## job 5725
Design hopselection, start of the top module:
module hopselection(
clk_6M, rstz, p_033us,
regi_isMaster,
ps_pagerespTO,
fk_page,
scancase,
m_half_tslot_p,
connsnewslave, connsnewmaster,
txbit_period, rxbit_period,
fkset_p,   
psackfhs, pagetxfhs, pagetmp, pagerxackfhs ,
corre_threshold,
psrxfhs_succ_p,
psrxfhs,
pstxid,
m_tslot_p, ms_tslot_p,
ps_N_incr_p,
pageAB_2Npage_count, 
Atrain,
regi_interlace_offset, regi_page_k_nudge,
regi_AFH_mode,
regi_AFH_N, regi_AFH_channel_map,
ps, gips, is, giis, page, inquiry, mpr, spr, ir, conns,
prs_clock_frozen, prm_clock_frozen,
CLK, CLKE, CLKN, BD_ADDR,
counter_isFHS,
fk,
fk_chg_p, fk_chg_p_ff,
fk_pstxid
);
input clk_6M, rstz, p_033us;
input regi_isMaster;
input ps_pagerespTO;
input fk_page;
input scancase;
input m_half_tslot_p;
input connsnewslave, connsnewmaster;
input txbit_period, rxbit_period;
input fkset_p;   
input psackfhs, pagetxfhs, pagetmp, pagerxackfhs ;
input corre_threshold;
wire [5:0] counter_clkN1;
wire [5:0] counter_clkE1;
input psrxfhs_succ_p;
input psrxfhs;
input pstxid;
input m_tslot_p, ms_tslot_p;
input ps_N_incr_p;
input [3:0] pageAB_2Npage_count;
input Atrain;
input [4:0] regi_interlace_offset, regi_page_k_nudge;
input regi_AFH_mode;
input [6:0] regi_AFH_N;
input [79:0] regi_AFH_channel_map;
input ps, gips, is, giis, page, inquiry, mpr, spr, ir, conns;
input prs_clock_frozen, prm_clock_frozen;
input [27:0] CLK, CLKE, CLKN, BD_ADDR;
input [4:0] counter_isFHS;
output [6:0] fk;
output fk_chg_p, fk_chg_p_ff;
output fk_pstxid;
wire [4:0] Xprm, Xir, Xprs;
wire [4:0] X;
wire Y1;
wire [5:0] Y2;
wire [4:0] A;
wire [3:0] B;
wire [4:0] C;
wire [8:0] D;
wire [6:0] E, F, Fprime;
wire fk_connsnewslave, fk_connsnewmaster;
wire fk_conns = conns | fk_connsnewslave | fk_connsnewmaster;
wire [27:0] fk_CLK = fk_conns ? CLK + 1'b1 : CLK;
wire [27:0] fk_CLKE = CLKE + 1'b1;
wire [27:0] fk_CLKN = CLKN + 1'b1;
hopctrlwd hopctrlwd_u(
.clk_6M               (clk_6M               ), 
.rstz                 (rstz                 ), 
.p_033us              (p_033us              ),
.mpr_Y                (counter_clkE1[0]     ),
.counter_clkN1        (counter_clkN1        ),  
.counter_clkE1        (counter_clkE1        ),       
.psrxfhs_succ_p       (psrxfhs_succ_p       ),
.psrxfhs              (fk_psrxfhs              ),
  ...
Size in the first run: roughly 270 I/O pins, roughly 17000 um^2 of cells after synthesis.
Settings: LEC_CHECK=0, ABC_AREA=1, CAP_MARGIN=20, CORE_MARGIN=2, CORE_UTILIZATION=72, CTS_CLUSTER_DIAMETER=226, HOLD_SLACK_MARGIN=0.28, SETUP_SLACK_MARGIN=3.75, SLEW_MARGIN=20; clock period 12.8 ns.
run.sh (not shown) runs the stock make flow with config.mk's settings and CLKGATE_MAP_FILE=.
Job 5725 did not run to completion, as it errored out during clock tree synthesis (4_1_cts).
Inputs modified between job 5725 and job 5703:
Settings: SETUP_SLACK_MARGIN removed (was 3.75); ABC_AREA removed (was 1); CORE_UTILIZATION changed from 72 to 69; HOLD_SLACK_MARGIN removed (was 0.28); CTS_CLUSTER_SIZE newly set to 14; CTS_CLUSTER_DIAMETER removed (was 226); the clock period (ns, I/O delays scaled along) changed from 12.8 to 13.9.
Findings:
- Job 5703 never completed, since it errored out during global routing (5_1_grt).
- Number of rows created at floorplan (higher): job 5703
- Between job 5725 and job 5703, cell total after placement decreased.
- NOTE: placed standard-cell area in job 5703 exceeds that of job 5725
- Summary of job 5703 over job 5725: adder and majority gate portion of the synthesized area dropped 0.26 points; share of synthesized cell area in and-or and or-and compound cells grew by 1.7 points; post-placement worst setup slack moved down; die footprint went up.
- Chip area line of the yosys report: job 5703 vs job 5725 up about 1.9%
### job 5703 -> job 9169
Settings: swapping 69 for 52 in CORE_UTILIZATION; swapping 14 for 99 in CTS_CLUSTER_SIZE; putting PLACE_DENSITY at 0.6 where nothing was set; swapping 13.9 for 21.1 in the clock period (ns, I/O delays scaled along).
Results
Job 9169 completed; timing, DRC and antenna clean
Taking job 5703 as the reference, in job 9169 area of the core now larger, post-placement worst setup slack now sits higher, count of cells resized by post-cts repair went down by 167.
Count of boundary I/O pins delta (job 9169 -> job 5703): insignificant
diff inputs: job 9169 => job 3628
Settings: CTS_CLUSTER_SIZE removed (was 99); CORE_UTILIZATION changed from 52 to 40; the clock period (ns, I/O delays scaled along) changed from 21.1 to 23.1.
==> results <==
Changes observed in job 3628 relative to job 9169: number of well taps increased 31%, via total after detailed routing ~0 delta, sum of routed wire length over all layers picked up an extra about 1.5%, largest net degree at the start of global routing went up by 37.

Starting RTL as in the previous note.
clock: 14.2 ns
lec_check: 0
cap_margin: 0
core_margin: 3
core_utilization: 71
cts_cluster_diameter: 42
cts_cluster_size: 37
max_routing_layer: met5
place_density: 0.57
setup_slack_margin: -1.1
slew_margin: 20
The first run aborted during clock tree synthesis (4_1_cts).
==> next run, changes <==
==> flow/config.mk (replaced) <==
export PLATFORM = sky130hd
export DESIGN_NAME = hopselection
export DESIGN_NICKNAME = hopselection
export VERILOG_FILES = /design/flow/design.v
export SDC_FILE = /design/flow/constraint.sdc
export NUM_CORES = 4
export LEC_CHECK = 0
export ABC_AREA = 1
export CAP_MARGIN = 20
export CORE_MARGIN = 2
export CORE_UTILIZATION = 64
export CTS_CLUSTER_DIAMETER = 142
export CTS_CLUSTER_SIZE = 99
export PLACE_DENSITY = 0.6
export SLEW_MARGIN = 20
export TNS_END_PERCENT = 15
The new run reached the layout checks and failed them: negative setup slack.
Die area goes up by 6.0%.
Synthesized cell count goes up by 28%.
Synthesized area goes down by 1.8%.
==> next run, changes <==
==> flow/config.mk (replaced) <==
export PLATFORM = sky130hd
export DESIGN_NAME = hopselection
export DESIGN_NICKNAME = hopselection
export VERILOG_FILES = /design/flow/design.v
export SDC_FILE = /design/flow/constraint.sdc
export NUM_CORES = 4
export LEC_CHECK = 0
export CAP_MARGIN = 20
export CORE_MARGIN = 2
export CORE_UTILIZATION = 12
export PLACE_DENSITY = 0.6
export SLEW_MARGIN = 20
==> flow/constraint.sdc (replaced) <==
create_clock -name core_clock -period 30.4 [get_ports {clk_6M}]
set_input_delay 6.0800 -clock core_clock [delete_from_list [all_inputs] [get_ports {clk_6M}]]
set_output_delay 6.0800 -clock core_clock [all_outputs]
set_load 0.01 [all_outputs]
The new run went through all stages and came out clean.
Power decreases by 61%.
First-iteration DRC count decreases by 58%.
Synthesized cell count decreases by 22%.
Clock skew decreases by 0.012 ns.
Cell area decreases by 1.9%.
==> next run, changes <==
--- a/flow/config.mk
+++ b/flow/config.mk
@@ -8,5 +8,4 @@
 export CAP_MARGIN = 20
 export CORE_MARGIN = 2
-export CORE_UTILIZATION = 12
-export PLACE_DENSITY = 0.6
+export CORE_UTILIZATION = 58
 export SLEW_MARGIN = 20
==> flow/constraint.sdc (replaced) <==
create_clock -name core_clock -period 12.8 [get_ports {clk_6M}]
set_input_delay 2.5600 -clock core_clock [delete_from_list [all_inputs] [get_ports {clk_6M}]]
set_output_delay 2.5600 -clock core_clock [all_outputs]
set_load 0.01 [all_outputs]
Effect: The new run finished but failed the layout checks on negative setup slack; setup slack gets worse by 7.8 ns; global-route usage is higher by 27 points; total power climbs to 3.0 times its value; die area came out lower by 79%; core utilization climbs by 68 points; cell area went up by 9.3%; wire length went down by 2.3%; sequential share of layout area went down by 1.6 points; register-to-register slack got worse by 18 ns; clock-buffer cell count is unchanged; via count came out higher by 16%.

Starting RTL as in the previous note.
export LEC_CHECK = 0
export ABC_AREA = 1
export CAP_MARGIN = 10
export CORE_MARGIN = 2
export CORE_UTILIZATION = 72
export CTS_CLUSTER_DIAMETER = 398
export CTS_CLUSTER_SIZE = 52
export PLACE_DENSITY = 0.6
export SETUP_SLACK_MARGIN = 3.84
export SLEW_MARGIN = 20
create_clock -name core_clock -period 13.2 [get_ports {clk_6M}]
The starting point never finished: it broke off in 4_1_cts, error DPL-0033.
Next try:
--- a/flow/config.mk
+++ b/flow/config.mk
@@ -10,5 +10,5 @@
 export CORE_MARGIN = 2
 export CORE_UTILIZATION = 72
-export CTS_CLUSTER_DIAMETER = 398
+export CTS_CLUSTER_DIAMETER = 396
 export CTS_CLUSTER_SIZE = 52
 export PLACE_DENSITY = 0.6
The new run failed in 4_1_cts. Synthesized cell count does not change. Area after synthesis is unchanged. Die size stays the same.
Next try:
--- a/flow/config.mk
+++ b/flow/config.mk
@@ -7,10 +7,10 @@
 export LEC_CHECK = 0
 export ABC_AREA = 1
-export CAP_MARGIN = 10
+export CAP_MARGIN = 15
 export CORE_MARGIN = 2
 export CORE_UTILIZATION = 72
-export CTS_CLUSTER_DIAMETER = 396
-export CTS_CLUSTER_SIZE = 52
+export CTS_CLUSTER_DIAMETER = 142
+export CTS_CLUSTER_SIZE = 99
+export HOLD_SLACK_MARGIN = -0.08
 export PLACE_DENSITY = 0.6
-export SETUP_SLACK_MARGIN = 3.84
 export SLEW_MARGIN = 20
==> flow/constraint.sdc (replaced) <==
create_clock -name core_clock -period 21.1 [get_ports {clk_6M}]
set_input_delay 4.2200 -clock core_clock [delete_from_list [all_inputs] [get_ports {clk_6M}]]
set_output_delay 4.2200 -clock core_clock [all_outputs]
set_load 0.01 [all_outputs]
After rerunning: The changed run completed without violations; synthesized cell count is unchanged; synthesized area stays the same; die size does not change.
Next try:
--- a/flow/config.mk
+++ b/flow/config.mk
@@ -7,10 +7,10 @@
 export LEC_CHECK = 0
 export ABC_AREA = 1
-export CAP_MARGIN = 15
+export CAP_MARGIN = 10
 export CORE_MARGIN = 2
 export CORE_UTILIZATION = 72
-export CTS_CLUSTER_DIAMETER = 142
-export CTS_CLUSTER_SIZE = 99
-export HOLD_SLACK_MARGIN = -0.08
+export CTS_CLUSTER_DIAMETER = 288
+export CTS_CLUSTER_SIZE = 52
 export PLACE_DENSITY = 0.6
+export SETUP_SLACK_MARGIN = 3.84
 export SLEW_MARGIN = 20
==> flow/constraint.sdc (replaced) <==
create_clock -name core_clock -period 13.2 [get_ports {clk_6M}]
set_input_delay 2.6400 -clock core_clock [delete_from_list [all_inputs] [get_ports {clk_6M}]]
set_output_delay 2.6400 -clock core_clock [all_outputs]
set_load 0.01 [all_outputs]
Outcome: Now the flow stopped in 4_1_cts; die area stays the same; synthesized cell count is unchanged; area after synthesis is unchanged.
No activity file was given, so power comes from the tool's default toggle rates.
